==> run A <==
==> flow/design.v (excerpt) <==
module dmc_top (
    input         clk_i,
    input         rst_n_i,
    input         start_i,
    input         read_i,
    input         write_i,
    input  [31:0] address_i,
    input  [31:0] data_i,
    output [31:0] data_o,
    output        ready_o,
    output        mem_read_o,
    output        mem_write_o,
    output [31:0] mem_address_o,
    output [31:0] mem_data_o,
    input  [31:0] mem_data_i
);
localparam BLOCK_SIZE = 32;
localparam NUM_OF_BLOCKS_PER_LINE = 4;
localparam NUM_OF_CACHE_LINES = 4;
localparam ADDRESS_SIZE = 32;
localparam LINE_SIZE = NUM_OF_BLOCKS_PER_LINE * BLOCK_SIZE;
wire hit, read_flush, read_fetch, write_flush, write_fetch;
wire cache_read, cache_write, cache_read_line, cache_write_line;
wire [BLOCK_SIZE - 1: 0]   data_from_cache, data_to_cache;
wire [ADDRESS_SIZE - 1: 0] address_from_cache, address_to_cache;
wire [LINE_SIZE - 1: 0]    line_from_cache, line_to_cache;
DMC_Controller #(.BLOCK_SIZE(BLOCK_SIZE), .NUM_OF_BLOCKS_PER_LINE(NUM_OF_BLOCKS_PER_LINE),
                 .NUM_OF_CACHE_LINES(NUM_OF_CACHE_LINES), .ADDRESS_SIZE(ADDRESS_SIZE)) controller (
    .clk_i(clk_i),
  ...
make LEC_CHECK=0 ABC_AREA=1 CAP_MARGIN=20 CORE_MARGIN=2 CORE_UTILIZATION=72 CTS_CLUSTER_SIZE=73 PLACE_DENSITY=0.65 SETUP_SLACK_MARGIN=0.68 SLEW_MARGIN=20 TNS_END_PERCENT=5 finish   # period 2.33 ns
run.sh (not shown) runs the stock make flow with config.mk's settings and CLKGATE_MAP_FILE=.
==> inputs of run K, as changes to run A <==
- ABC_AREA: 1 -> not set
- CELL_PAD_IN_SITES_DETAIL_PLACEMENT: not set -> 2
- CORE_UTILIZATION: 72 -> 40
- CTS_CLUSTER_DIAMETER: not set -> 140
- CTS_CLUSTER_SIZE: 73 -> not set
- GPL_TIMING_DRIVEN: not set -> 0
- MAX_ROUTING_LAYER: not set -> met4
- PLACE_DENSITY: 0.65 -> not set
- SETUP_SLACK_MARGIN: 0.68 -> not set
- TNS_END_PERCENT: 5 -> not set
==> flow/constraint.sdc (replaced) <==
create_clock -name core_clock -period 5.3 [get_ports {clk_i}]
set_input_delay 1.0600 -clock core_clock [delete_from_list [all_inputs] [get_ports {clk_i}]]
set_output_delay 1.0600 -clock core_clock [all_outputs]
set_load 0.01 [all_outputs]
==> notes <==
- Run K completed, yet does not pass: negative setup slack. Run A completed and failed the layout checks on negative setup slack.
- Between run A and run K, the lower sequential power is in run K (gap about 130%, measured against run K).
- Between run A and run K, the lower synthesized cell count is in run K (gap about 50%, measured against run K).
- Flip-flop count is the same in run A and run K.
- Between run K and run A, the lower register-to-register slack is in run A (gap 0.57 ns).
- Via count: run K is lower than run A (18%).
- Clock power: run K is smaller than run A (about 50%).
- Between run A and run K, the lower design area is in run K (gap about 2.8%, measured against run K).
==> figures <==
metric	run K	run A
Count of multi-input gates	1119	2275
Die Area	146100 µm²	82980 µm²
Count of fill cells added during filler insertion	12395	3217
MI comb area	11330 µm²	11370 µm²
Routed met1 length	82910 µm	58160 µm
Run status	complete, but fails checks	complete, but fails checks
Reasons for failing layout checks	negative setup slack	negative setup slack
Power Internal	20630 µW	44840 µW
Worst hold path type	flip-flop to flip-flop	primary input to flip-flop
Total of endpoints with negative setup slack in the final report	31	743
Power attributed to sequential cells	13500 µW	30700 µW
RSZ-0062 raised after global routing	false	true
RD Place Congestion	0.8554	0.9867
Total area of sequential cells	45500 µm²	45510 µm²
Global-route wire length before repair	317500 µm	266100 µm
Setup slack at placement	-0.7691 ns	-0.4608 ns
Worst hold slack across all endpoints	0.3106 ns	0.2480 ns

==> trial 9 <==
Starting RTL as in the previous note.
clock: 2.33 ns
lec_check: 0
abc_area: 1
cap_margin: 10
core_aspect_ratio: 0.81
core_margin: 2
core_utilization: 72
cts_cluster_diameter: 325
cts_cluster_size: 20
hold_slack_margin: 0.05
min_routing_layer: met1
place_density_lb_addon: 0.02
setup_slack_margin: 0.31
slew_margin: 30
tns_end_percent: 40
==> build 28 (differences from trial 9) <==
==> flow/config.mk (replaced) <==
export PLATFORM = sky130hd
export DESIGN_NAME = dmc_top
export DESIGN_NICKNAME = dmc_top
export VERILOG_FILES = /design/flow/design.v
export SDC_FILE = /design/flow/constraint.sdc
export NUM_CORES = 4
export LEC_CHECK = 0
export CAP_MARGIN = 20
export CORE_MARGIN = 2
export CORE_UTILIZATION = 57
export SETUP_SLACK_MARGIN = 0.71
export SLEW_MARGIN = 20
==> flow/constraint.sdc (replaced) <==
create_clock -name core_clock -period 4.03 [get_ports {clk_i}]
set_input_delay 0.8060 -clock core_clock [delete_from_list [all_inputs] [get_ports {clk_i}]]
set_output_delay 0.8060 -clock core_clock [all_outputs]
set_load 0.01 [all_outputs]
==> build 42 (differences from trial 9) <==
==> flow/config.mk (replaced) <==
export PLATFORM = sky130hd
export DESIGN_NAME = dmc_top
export DESIGN_NICKNAME = dmc_top
export VERILOG_FILES = /design/flow/design.v
export SDC_FILE = /design/flow/constraint.sdc
export NUM_CORES = 4
export LEC_CHECK = 0
export CAP_MARGIN = 20
export CORE_MARGIN = 2
export CORE_UTILIZATION = 40
export SETUP_SLACK_MARGIN = 0.15
export SLEW_MARGIN = 20
==> flow/constraint.sdc (replaced) <==
create_clock -name core_clock -period 4.19 [get_ports {clk_i}]
set_input_delay 0.8380 -clock core_clock [delete_from_list [all_inputs] [get_ports {clk_i}]]
set_output_delay 0.8380 -clock core_clock [all_outputs]
set_load 0.01 [all_outputs]
==> run summary <==
Top delay family on crit path = simple AND/OR/NAND/NOR gates
Post-synth top cells = edfxtp_1, dfxtp_1, mux4_2, nor2_1, a21oi_1
largest net degree at the start of global routing = 181
xor+xnor area frac = 0.00991
status = complete, no violations
Die Span Y = 382 um
CP peak stage delay = 550 ps
final wirelength = 140000 um
met3 GRT Util = 0.0365
logic area = 11300 um2
fin cells = 5224
DR WL met3 = 9060 um
internal power = 26.0 mW
WP depth = 8
The numbers above come from build 42.

==> run summary <==
Max Used Layer = met5
Setup Viol. Count Final = 823
internal power = 38.5 mW
largest net degree at the start of global routing = 173
WP depth = 19
fin cells = 6065
final wirelength = 206000 um
Failed Checks = negative setup slack
setup ws final = -927 ps
Reg clk slew, reported paths = 90 ps
CP peak stage delay = 390 ps
GR Overflow Total = 0
status = complete, but fails checks
Post-synth top cells = edfxtp_1, nand2_1, nand3_1, o21ai_0, dfxtp_1
Top delay family on crit path = simple AND/OR/NAND/NOR gates
Registers, synthesis = 1590
Die Span Y = 260 um
met3 GRT Util = 0.220
number of cells on the worst hold path = 1
The numbers above come from trial 9.

==> run summary <==
status = complete, no violations
xor+xnor area frac = 0.00991
Top delay family on crit path = buffers and inverters
cell row count = 116
met3 GRT Util = 0.0664
Die Span Y = 321 um
CP peak stage delay = 540 ps
WP depth = 13
largest net degree at the start of global routing = 145
internal power = 26.6 mW
DR WL met3 = 13900 um
logic area = 11400 um2
CTS Hold Bufs = 0
fin cells = 4709
final wirelength = 153000 um
Post-synth top cells = edfxtp_1, dfxtp_1, mux4_2, nor2_1, a21oi_1
The numbers above come from build 28.

No activity file was given, so power comes from the tool's default toggle rates.
